==> run Z <==
==> flow/design.v <==
module tpumac
 #(parameter BITS_AB=8,
   parameter BITS_C=16)
  (
   input clk, rst_n, WrEn, en,
   input signed [BITS_AB-1:0] Ain,
   input signed [BITS_AB-1:0] Bin,
   input signed [BITS_C-1:0] Cin,
   output reg signed [BITS_AB-1:0] Aout,
   output reg signed [BITS_AB-1:0] Bout,
   output reg signed [BITS_C-1:0] Cout
  );
  reg signed [BITS_C-1:0] Mult;
  reg [BITS_C-1:0] Adder, CMux;
  assign Mult = Ain * Bin;
  assign Adder = Mult + Cout;
  assign CMux = WrEn ? Cin : Adder;
  always@(posedge clk, negedge rst_n) begin
	if (!rst_n) begin
		Aout <= '0;
		Bout <= '0;
		Cout <= '0;
	end
	else if (en) begin
		Aout <= Ain;
		Bout <= Bin;
		Cout <= CMux;
	end
  end
endmodule
==> flow/run.sh <==
#!/bin/bash
# the make line also repeats each setting of config.mk as NAME=value (left out here)
make -C /OpenROAD-flow-scripts/flow DESIGN_CONFIG=/design/flow/config.mk WORK_HOME=/design/flow/orfs CLKGATE_MAP_FILE= finish
==> flow/config.mk <==
export PLATFORM = sky130hd
export DESIGN_NAME = tpumac
export DESIGN_NICKNAME = tpumac
export VERILOG_FILES = /design/flow/design.v
export SDC_FILE = /design/flow/constraint.sdc
export NUM_CORES = 4
export LEC_CHECK = 0
export ABC_AREA = 1
export CAP_MARGIN = 20
export CORE_MARGIN = 2
export CORE_UTILIZATION = 58
export CTS_CLUSTER_DIAMETER = 398
export CTS_CLUSTER_SIZE = 73
export HOLD_SLACK_MARGIN = 0.29
export SETUP_SLACK_MARGIN = 0.59
export SLEW_MARGIN = 20
==> flow/constraint.sdc <==
create_clock -name core_clock -period 2.91 [get_ports {clk}]
set_input_delay 0.5820 -clock core_clock [delete_from_list [all_inputs] [get_ports {clk}]]
set_output_delay 0.5820 -clock core_clock [all_outputs]
set_load 0.01 [all_outputs]
==> inputs of run D, as changes to run Z <==
- CORE_UTILIZATION: 58 -> 40
- CTS_CLUSTER_DIAMETER: 398 -> unset
- CTS_CLUSTER_SIZE: 73 -> unset
- GPL_ROUTABILITY_DRIVEN: unset -> 0
- HOLD_SLACK_MARGIN: 0.29 -> unset
- SETUP_SLACK_MARGIN: 0.59 -> unset
- TNS_END_PERCENT: unset -> 65
==> flow/constraint.sdc (replaced) <==
create_clock -name core_clock -period 5.2 [get_ports {clk}]
set_input_delay 1.0400 -clock core_clock [delete_from_list [all_inputs] [get_ports {clk}]]
set_output_delay 1.0400 -clock core_clock [all_outputs]
set_load 0.01 [all_outputs]
==> inputs of run K, as changes to run Z <==
- CORE_UTILIZATION: 58 -> 68
- CTS_CLUSTER_DIAMETER: 398 -> 27
- CTS_CLUSTER_SIZE: 73 -> 74
- HOLD_SLACK_MARGIN: 0.29 -> unset
- SETUP_SLACK_MARGIN: 0.59 -> unset
==> flow/constraint.sdc (replaced) <==
create_clock -name core_clock -period 4.95 [get_ports {clk}]
set_input_delay 0.9900 -clock core_clock [delete_from_list [all_inputs] [get_ports {clk}]]
set_output_delay 0.9900 -clock core_clock [all_outputs]
set_load 0.01 [all_outputs]
==> inputs of run R, as changes to run Z <==
- CORE_UTILIZATION: 58 -> 30
- CTS_CLUSTER_DIAMETER: 398 -> 297
- CTS_CLUSTER_SIZE: 73 -> unset
- GPL_TIMING_DRIVEN: unset -> 0
- HOLD_SLACK_MARGIN: 0.29 -> unset
- SETUP_SLACK_MARGIN: 0.59 -> 0.75
==> flow/constraint.sdc (replaced) <==
create_clock -name core_clock -period 3.67 [get_ports {clk}]
set_input_delay 0.7340 -clock core_clock [delete_from_list [all_inputs] [get_ports {clk}]]
set_output_delay 0.7340 -clock core_clock [all_outputs]
set_load 0.01 [all_outputs]
==> comparison <==
- Run R finished but failed the layout checks on negative setup slack. Run Z completed and failed the layout checks on negative setup slack. Run D completed with no timing, DRC or antenna violations. Run K stopped in global routing (5_1_grt) on GRT-0232.
- Between run Z and run R, the lower via count is in run R (gap 11%, measured against run R).
- Clock skew: run D < run Z < run R.
- Sequential share of layout area: run D > run R > run Z.
- Non-clock buffer count: run D is higher than run R (30).
- Wire length: run Z > run R > run D.
==> figures <==
Result of the run: run Z finished with violations; run K did not finish; run R finished with violations; run D finished clean
Stage where the flow stopped: run Z -; run K global routing (5_1_grt); run R -; run D -
Layout check failures: run Z negative setup slack; run K -; run R negative setup slack; run D -
Length of routed met2 wiring: run Z 6720 um; run K -; run R 5660 um; run D 5450 um
Number of warnings in the stage logs: run Z 32; run K -; run R 30; run D 27
Comb gates: run Z 385; run K -; run R 385; run D 385
Number of non-clock buffers: run Z 141; run K -; run R 93; run D 123
Layout-to-synthesis area ratio: run Z 1.446x; run K -; run R 1.386x; run D 1.305x
Max stage delay on crit path: run Z 0.58 ns; run K -; run R 0.53 ns; run D 0.56 ns
Routed via count: run Z 4131; run K -; run R 3738; run D 3788
# fillers: run Z 439; run K -; run R 1448; run D 1067
Final routed DRC violation total: run Z 0; run K -; run R 0; run D 0
Cell class ranked first by area: run Z logic gates; run K -; run R logic gates; run D logic gates
Site row count: run Z 32; run K 29; run R 44; run D 38
Well-Tap Cells: run Z 102; run K -; run R 184; run D 140
Crit Reg-Reg Endpoint: run Z Cout[11]; run K -; run R Cout[9]; run D Cout[12]
Area of combinational cells with multiple inputs: run Z 0.00367 sq mm; run K -; run R 0.00353 sq mm; run D 0.00318 sq mm


==> wip/garnet: inputs <==
// tpumac: RTL as listed in full above, without the edits since
clock: 5.2 ns
lec_check: 0
cap_margin: 20
core_margin: 2
core_utilization: 72
cts_cluster_diameter: 27
cts_cluster_size: 25
place_density_lb_addon: 0.25
slew_margin: 20
run.sh (not shown) runs the stock make flow with config.mk's settings and CLKGATE_MAP_FILE=.
==> wip/juniper: changes against wip/garnet <==
Settings changed: CORE_UTILIZATION 72 to 40, CTS_CLUSTER_DIAMETER 27 to not set, CTS_CLUSTER_SIZE 25 to not set, PLACE_DENSITY set to 0.95, PLACE_DENSITY_LB_ADDON 0.25 to not set, SETUP_SLACK_MARGIN set to -0.26, TNS_END_PERCENT set to 10.
==> wip/sierra: changes against wip/garnet <==
Settings changed: ABC_AREA set to 1, CORE_MARGIN 2 to 5, CORE_UTILIZATION 72 to 40, CTS_CLUSTER_DIAMETER 27 to not set, CTS_CLUSTER_SIZE 25 to 75, GPL_ROUTABILITY_DRIVEN set to 0, MIN_ROUTING_LAYER set to met2, PLACE_DENSITY_LB_ADDON 0.25 to not set, TNS_END_PERCENT set to 65.
==> wip/nickel: changes against wip/garnet <==
Settings changed: ABC_AREA set to 1, CTS_CLUSTER_SIZE 25 to not set, PLACE_DENSITY_LB_ADDON 0.25 to 0.19.
==> flow/constraint.sdc (replaced) <==
create_clock -name core_clock -period 4.95 [get_ports {clk}]
set_input_delay 0.9900 -clock core_clock [delete_from_list [all_inputs] [get_ports {clk}]]
set_output_delay 0.9900 -clock core_clock [all_outputs]
set_load 0.01 [all_outputs]
==> comparison <==
- wip/juniper produced a layout that fails on negative setup slack. wip/nickel stopped in clock tree synthesis (DPL-0033). wip/garnet ended with an error in clock tree synthesis. wip/sierra produced a clean layout.
- Against wip/sierra, the register-to-register slack of wip/juniper is lower by 0.22 ns.
- Of wip/sierra and wip/juniper, wip/sierra has the higher clock skew (gap 0.0013 ns).
- Against wip/sierra, the setup slack of wip/juniper is lower by 0.25 ns.
- Flip-flop count is the same in wip/juniper and wip/sierra.
- Between wip/juniper and wip/sierra, the lower sequential share of layout area is in wip/sierra (gap 1.2 points).
- In wip/sierra the utilization is higher than in wip/juniper, by 1.3 points.
- Against wip/sierra, the final cell count of wip/juniper is lower by about 20%.


==> build 81 <==
// tpumac: RTL as listed in full above, without the edits since
Settings: LEC_CHECK=0, CAP_MARGIN=20, CORE_MARGIN=2, CORE_UTILIZATION=70, CTS_CLUSTER_DIAMETER=43, CTS_CLUSTER_SIZE=25, PLACE_DENSITY_LB_ADDON=0.26, SLEW_MARGIN=20; clock period 4.95 ns.
==> inputs of trial 34, as changes to build 81 <==
CTS_CLUSTER_SIZE = 31   (was 25)
PLACE_DENSITY_LB_ADDON = 0.28   (was 0.26)
==> flow/constraint.sdc (replaced) <==
create_clock -name core_clock -period 3.16 [get_ports {clk}]
set_input_delay 0.6320 -clock core_clock [delete_from_list [all_inputs] [get_ports {clk}]]
set_output_delay 0.6320 -clock core_clock [all_outputs]
set_load 0.01 [all_outputs]
==> inputs of build 28, as changes to build 81 <==
CORE_UTILIZATION = 66   (was 70)
CTS_CLUSTER_DIAMETER = default   (was 43)
CTS_CLUSTER_SIZE = default   (was 25)
PLACE_DENSITY_LB_ADDON = default   (was 0.26)
SETUP_SLACK_MARGIN = 1.14   (was default)
==> flow/constraint.sdc (replaced) <==
create_clock -name core_clock -period 4.46 [get_ports {clk}]
set_input_delay 0.8920 -clock core_clock [delete_from_list [all_inputs] [get_ports {clk}]]
set_output_delay 0.8920 -clock core_clock [all_outputs]
set_load 0.01 [all_outputs]
==> qor summary <==
| metric | build 28 | trial 34 | build 81 |
|---|---|---|---|
| Maximum buffer depth of the clock tree | 2 | - | 2 |
| Buffers inserted by post-CTS timing repair | 6 | - | 10 |
| Post-placement worst setup slack | -1.19 ns | -2.33 ns | -0.908 ns |
| Number of rows in the core area | 29 | 28 | 28 |
| Root buffer cell | sky130_fd_sc_hd__clkbuf_8 | - | sky130_fd_sc_hd__clkbuf_8 |
| Maximum level of the CTS H-tree | 2 | - | 2 |
| Synthesis area per yosys | 0.00418 mm^2 | 0.00418 mm^2 | 0.00418 mm^2 |
| Instance count after placement with tap cells included | 587 | 597 | 585 |
| Cell total in the yosys stat output | 406 | 406 | 406 |
| Final Wtd Congestion | 0.851 | 0.865 | 0.890 |
| Outcome | finished with violations | did not finish | did not finish |
| Failing step | - | clock tree synthesis | global routing |
| Violated checks | setup timing | - | - |
| Number of sinks on the clock net | 32 | - | 32 |
| Die boundary width | 83.6 um | 81.3 um | 81.3 um |
| Detailed placement HPWL | 8110 um | 9240 um | 9160 um |
| Share of synthesized area occupied by flip-flops and latches | 19.1% | 19.1% | 19.1% |
| Total CTS buffers | 5 | - | 5 |
| Placed Instance Area | 0.00534 mm^2 | 0.00542 mm^2 | 0.00531 mm^2 |
| Die y size | 83.6 um | 81.3 um | 81.3 um |
| Die Size | 0.00699 mm^2 | 0.00661 mm^2 | 0.00661 mm^2 |
| Placeable core region | 0.00624 mm^2 | 0.00585 mm^2 | 0.00585 mm^2 |
| Compound-gate portion of the synthesized area | 6.58% | 6.58% | 6.58% |
| Floorplan Utilization | 67.0% | 71.5% | 71.5% |
| PostCTS Resize Cnt | 136 | - | 134 |
| CTS Hold Buffers Added | 0 | - | 0 |


==> inputs of trial 80 <==
Starts from the design.v that is shown in full above.
==> flow/config.mk <==
export PLATFORM = sky130hd
export DESIGN_NAME = tpumac
export DESIGN_NICKNAME = tpumac
export VERILOG_FILES = /design/flow/design.v
export SDC_FILE = /design/flow/constraint.sdc
export NUM_CORES = 4
export LEC_CHECK = 0
export CAP_MARGIN = 0
export CORE_MARGIN = 2
export CORE_UTILIZATION = 70
export CTS_CLUSTER_DIAMETER = 27
export CTS_CLUSTER_SIZE = 37
export SLEW_MARGIN = 20
==> flow/constraint.sdc <==
create_clock -name core_clock -period 5.2 [get_ports {clk}]
set_input_delay 1.0400 -clock core_clock [delete_from_list [all_inputs] [get_ports {clk}]]
set_output_delay 1.0400 -clock core_clock [all_outputs]
set_load 0.01 [all_outputs]
==> inputs of trial 59, as changes to trial 80 <==
--- a/flow/config.mk
+++ b/flow/config.mk
@@ -6,8 +6,9 @@
 export NUM_CORES = 4
 export LEC_CHECK = 0
-export CAP_MARGIN = 0
+export CAP_MARGIN = 20
 export CORE_MARGIN = 2
-export CORE_UTILIZATION = 70
+export CORE_UTILIZATION = 72
 export CTS_CLUSTER_DIAMETER = 27
-export CTS_CLUSTER_SIZE = 37
+export PLACE_DENSITY_LB_ADDON = 0.27
 export SLEW_MARGIN = 20
+export TNS_END_PERCENT = 5
==> comparison table <==
|  | trial 80 | trial 59 |
|---|---|---|
| Die X | 81.3 microns | 80.2 microns |
| CTS Root Buffer Type | sky130_fd_sc_hd__clkbuf_8 | sky130_fd_sc_hd__clkbuf_8 |
| Placer's final routability congestion estimate | 0.879 | 0.964 |
| Sequential fraction of the synthesis area | 0.191 | 0.191 |
| Initial cell density of the core | 0.715 | 0.750 |
| Std cell rows | 28 | 27 |
| HPWL after detailed placement | 8920 microns | 9630 microns |
| Chip area | 6610 sq um | 6440 sq um |
| Number of buffers added to fix hold violations after cts | 0 | 0 |
| Core region area | 5850 sq um | 5570 sq um |
| Synth Area in Simple Gates | 0.113 | 0.113 |
| Height of the die | 81.3 microns | 80.2 microns |
| Outcome | failed layout checks | aborted with a tool error |
| Failing step | - | 5_1_grt |
| Layout check failures | negative setup slack | - |
| TritonCTS buffer count | 5 | 5 |
| Resized Gates After CTS | 66 | 70 |
| Standard cell area after detailed placement | 5250 sq um | 5230 sq um |
| Placed Cells | 582 | 576 |
| Max clock buf depth | 2 | 2 |
| Worst-case setup slack after placement | -0.849 ns | -0.890 ns |


==> v28 <==
Starts from the design.v that is shown in full above.
export LEC_CHECK = 0
export CAP_MARGIN = 0
export CORE_MARGIN = 2
export CORE_UTILIZATION = 70
export CTS_CLUSTER_DIAMETER = 379
export CTS_CLUSTER_SIZE = 31
export PLACE_DENSITY = 0.37
export SETUP_SLACK_MARGIN = -0.23
export SLEW_MARGIN = 20
create_clock -name core_clock -period 3.11 [get_ports {clk}]
==> inputs of v12, as changes to v28 <==
ABC_AREA = 1   (was default)
CAP_MARGIN = 20   (was 0)
CORE_UTILIZATION = 57   (was 70)
CTS_CLUSTER_DIAMETER = 297   (was 379)
CTS_CLUSTER_SIZE = 98   (was 31)
PLACE_DENSITY = default   (was 0.37)
SETUP_SLACK_MARGIN = default   (was -0.23)
==> flow/constraint.sdc (replaced) <==
create_clock -name core_clock -period 3.67 [get_ports {clk}]
set_input_delay 0.7340 -clock core_clock [delete_from_list [all_inputs] [get_ports {clk}]]
set_output_delay 0.7340 -clock core_clock [all_outputs]
set_load 0.01 [all_outputs]
==> inputs of v7, as changes to v28 <==
CAP_MARGIN = 20   (was 0)
CORE_UTILIZATION = 64   (was 70)
CTS_CLUSTER_DIAMETER = 43   (was 379)
CTS_CLUSTER_SIZE = default   (was 31)
PLACE_DENSITY = default   (was 0.37)
SETUP_SLACK_MARGIN = default   (was -0.23)
==> flow/constraint.sdc (replaced) <==
create_clock -name core_clock -period 4.95 [get_ports {clk}]
set_input_delay 0.9900 -clock core_clock [delete_from_list [all_inputs] [get_ports {clk}]]
set_output_delay 0.9900 -clock core_clock [all_outputs]
set_load 0.01 [all_outputs]
==> comparison table <==
metric                                                                     v12                     v7                   v28
Sequential cell area fraction in the yosys report                       0.1791                 0.1914                0.1914
Area share of and-or/or-and cells after synthesis                      0.05570                0.06581               0.06581
Met1 Wirelength                                                       4.801 mm               4.295 mm                     -
Most Crowded Layer GR                                                     met2                   met2                     -
Effective utilization at floorplan                                      0.5846                 0.6587                0.7149
Width of the die                                                      92.56 um               84.84 um              81.30 um
OpenROAD warning count                                                      32                     31                     -
Crit path launch type                                                input pin              input pin                     -
Length of the first detailed-routing pass in iterations                      5                      4                     -
Multiplexer share of the synthesized area                                    0                0.06222               0.06222
Number of global-route vias before repair                                 4430                   3603                     -
Number of buffers inserted to repair setup after CTS                        12                      3                     -
Registers                                                                   32                     32                     -
Largest contributor to cell area by class                          logic gates            logic gates                     -
Cells on Worst Hold Path                                                     2                      1                     -
Type of the worst min-delay path                                       reg2reg                reg2reg                     -
Cell Area, Synth                                                    4471 sq um             4183 sq um            4183 sq um
Number of tapcells                                                         102                     77                     -
Result of the run                                              failed layout checks   failed layout checks   did not finish
Stage where the flow stopped                                                 -                      -  clock tree synthesis
Violated checks                                           negative setup slack   negative setup slack                     -
Setup slack after layout                                            -0.9250 ns            -0.01521 ns                     -
Cell with the most instances on the worst path           sky130_fd_sc_hd__fa_1  sky130_fd_sc_hd__fa_1                     -
DRC Markers                                                                  0                      0                     -
Placement row count                                                         32                     29                    28
